==> flow/design.v <==
module length (
	input wire [31:0] op,
	output wire [5:0] op_length
);
assign op_length = (op[31:16] == 16'd0)? 
						(
							(op[15:8] == 8'd0)?
								(
									(op[7:4] == 4'd0)?
									(
										(op[3:2] == 2'd0)?
											(
												(op[1] == 1'd0)?op[0]:6'd2
											)
											:
											(
												(op[3] == 1'd0)?6'd3:6'd4
											)
									)
									:
									(
										(op[7:6] == 2'd0)?
											(
												(op[5] == 1'd0)?6'd5:6'd6
											)
											:
											(
												(op[7] == 1'd0)?6'd7:6'd8
											)
									)
								)
								:
								(
									(op[15:12] == 4'd0)?
									(
										(op[11:10] == 2'd0)?
											(
												(op[9] == 1'd0)?6'd9:6'd10
											)
											:
											(
												(op[11] == 1'd0)?6'd11:6'd12
											)
									)
									:
									(
										(op[15:14] == 2'd0)?
											(
												(op[13] == 1'd0)?6'd13:6'd14
											)
											:
											(
												(op[15] == 1'd0)?6'd15:6'd16
											)
									)
								) 
						)
						: 
						(
								(op[31:24] == 8'd0)?
								(
									(op[23:20] == 4'd0)?
									(
										(op[19:18] == 2'd0)?
											(
												(op[17] == 1'd0)?6'd17:6'd18
											)
											:
											(
												(op[19] == 1'd0)?6'd19:6'd20
											)
									)
									:
									(
										(op[23:22] == 2'd0)?
											(
												(op[21] == 1'd0)?6'd21:6'd22
											)
											:
											(
												(op[23] == 1'd0)?6'd23:6'd24
											)
									)
								)
								:
								(
									(op[31:28] == 4'd0)?
									(
										(op[27:26] == 2'd0)?
											(
												(op[25] == 1'd0)?6'd25:6'd26
											)
											:
											(
												(op[27] == 1'd0)?6'd27:6'd28
											)
									)
									:
									(
										(op[31:30] == 2'd0)?
											(
												(op[29] == 1'd0)?6'd29:6'd30
											)
											:
											(
												(op[31] == 1'd0)?6'd31:6'd32
											)
									)
								) 
						) ;
endmodule
module top(
		input wire [31:0] opa,
		input wire [31:0] opb,
		input wire start,
		input wire rst,
		input wire clk,
		output reg done,
		output reg [31:0] result
);
reg [2:0] current_state;
reg [2:0] next_state;
reg [31:0] regopa;
reg [31:0] regopb;
reg [5:0] length_diff_reg;
wire [5:0] length_opa;
wire [5:0] length_opb;
wire [5:0] length_diff;
wire [31:0] length_in_opa;
wire [31:0] length_in_opb;
parameter IDLE = 3'd0;
parameter INPUT = 3'd1;
parameter ADJUDICATE = 3'd2;
parameter CAMP_SWITCH = 3'd3;
parameter ALIGN = 3'd4;
parameter ABSOLUTE = 3'd5;
parameter OUTPUT = 3'd6;
parameter ZEROS = 32'd0;
parameter ZEROS_C = 7'b0; 
always @(posedge clk or negedge rst) begin : proc_current_state
	if(~rst) begin
		current_state <= IDLE;
	end else begin
		current_state <= next_state ;
	end
end
always @ * begin : proc_next_state
	case (current_state)
		IDLE:begin 
			if(start == 1) 
				next_state <= INPUT;
			else 
				next_state <= IDLE;			
		end
		INPUT:next_state <= ADJUDICATE;
		ADJUDICATE:begin 
			if(regopa == regopb || regopa == 0 || regopb == 0) begin
				next_state <= OUTPUT;
			end
			else begin 
				next_state <= CAMP_SWITCH;
			end
		end
		CAMP_SWITCH:next_state <= ALIGN;
		ALIGN:next_state <= ABSOLUTE;
		ABSOLUTE:next_state <= ADJUDICATE;
		OUTPUT:begin 
			if(start == 1) 
				next_state <= INPUT;
			else 
				next_state <= IDLE;
		end
		default : next_state <= IDLE;
	endcase
end
always @(posedge clk or negedge rst) begin : proc_regopa
	if(~rst) begin
		regopa <= ZEROS;
	end else begin
		case (next_state)
			IDLE:regopa <= ZEROS;
			INPUT:regopa <= opa;
			ADJUDICATE:regopa <= regopa;
			CAMP_SWITCH:begin 
				if(regopa < regopb) begin
					regopa <= regopb;
				end
				else begin 
					regopa <= regopa;
				end
			end
			ALIGN:regopa <= regopa;
			ABSOLUTE:begin 
				if (regopa >= regopb ) begin 
					regopa <= regopa - regopb;
				end
				else begin 
					regopa <= regopb - regopa;
				end
			end		
			default :regopa <= regopa;
		endcase		
	end
end
always @(posedge clk or negedge rst) begin : proc_regopb
	if(~rst) begin
		regopb <= ZEROS;
	end else begin
		case (next_state)
			IDLE:regopb <= ZEROS;
			INPUT:regopb <= opb;
			ADJUDICATE:regopb <= regopb;
			CAMP_SWITCH:begin 
				if(regopa < regopb) begin
					regopb <= regopa <<< length_diff;
				end
				else begin 
					regopb <= regopb <<< length_diff;
				end
			end
			ALIGN:regopb <= regopb ;
			ABSOLUTE:regopb <= regopb >>> length_diff_reg;
			default:regopb <= regopb;
		endcase		
	end
end
assign length_in_opa = regopa;
assign length_in_opb = regopb;
length cal_opa_length(.op(length_in_opa), .op_length(length_opa));
length cal_opp_length(.op(length_in_opb), .op_length(length_opb));
assign length_diff = (length_opa >= length_opb)? (length_opa - length_opb):(length_opb - length_opa);
always @(posedge clk or negedge rst) begin : proc_length_diff_reg
	if(~rst) begin
		length_diff_reg <= 0;
	end else begin
		case (next_state)
			CAMP_SWITCH:begin 
				length_diff_reg <= length_diff;
			end
			default : length_diff_reg <= length_diff_reg;
		endcase
	end
end
always @(posedge clk or negedge rst) begin : proc_result
	if(~rst) begin
		result <= ZEROS;
	end else begin
		case (next_state)
			OUTPUT:begin 
				if(regopa == regopb) begin 
					result <= regopa ;
				end
				else if (regopa == 0 ) begin
					result <=  regopb ;
				end
				else begin 
					result <= regopa ;
				end
			end
			default : begin 
				result <= result;
			end
		endcase
	end
end
always @(posedge clk or negedge rst) begin : proc_done
	if(~rst) begin
		done <= 1'b0;
	end else begin
		case (next_state)
			OUTPUT: begin 
				done <= 1'b1;
			end
			default : done <= 1'b0;
		endcase
	end
end
endmodule  
Settings: LEC_CHECK=0, ABC_AREA=1, CAP_MARGIN=30, CELL_PAD_IN_SITES_GLOBAL_PLACEMENT=1, CORE_ASPECT_RATIO=0.64, CORE_MARGIN=4, CORE_UTILIZATION=40, GPL_ROUTABILITY_DRIVEN=0, GPL_TIMING_DRIVEN=0, HOLD_SLACK_MARGIN=0.27, SLEW_MARGIN=25, TNS_END_PERCENT=95; clock period 7.8 ns.
run.sh (not shown) runs the stock make flow with config.mk's settings and CLKGATE_MAP_FILE=.
Edit:
- CAP_MARGIN: 30 -> 20
- CELL_PAD_IN_SITES_GLOBAL_PLACEMENT: 1 -> default
- CORE_ASPECT_RATIO: 0.64 -> default
- CORE_MARGIN: 4 -> 2
- CORE_UTILIZATION: 40 -> 72
- GPL_ROUTABILITY_DRIVEN: 0 -> default
- GPL_TIMING_DRIVEN: 0 -> default
- HOLD_SLACK_MARGIN: 0.27 -> default
- PLACE_DENSITY: default -> 0.42
- SLEW_MARGIN: 25 -> 20
- TNS_END_PERCENT: 95 -> default
- clock period: 7.8 -> 2.78 ns (I/O delays scaled with it)
=> The changed run failed in clock tree synthesis (DPL-0038). Synthesized area is unchanged. Die area goes down by well over a third. Synthesized cell count stays the same.
Edit:
- PLACE_DENSITY: 0.42 -> default
- PLACE_DENSITY_LB_ADDON: default -> 0.08
- SETUP_SLACK_MARGIN: default -> 0.8
- clock period: 2.78 -> 2.72 ns (I/O delays scaled with it)
Result: The changed run died in clock tree synthesis, error DPL-0038; die area does not change; synthesized cell count is unchanged; area after synthesis stays the same.
Edit:
- CAP_MARGIN: 20 -> 15
- CORE_UTILIZATION: 72 -> 40
- PLACE_DENSITY_LB_ADDON: 0.08 -> default
- SETUP_SLACK_MARGIN: 0.8 -> default
- SLEW_MARGIN: 20 -> 15
- clock period: 2.72 -> 7.0 ns (I/O delays scaled with it)
Outcome: The changed run completed with no timing, DRC or antenna violations; area after synthesis is unchanged; synthesized cell count stays the same; die area goes up by 77%.
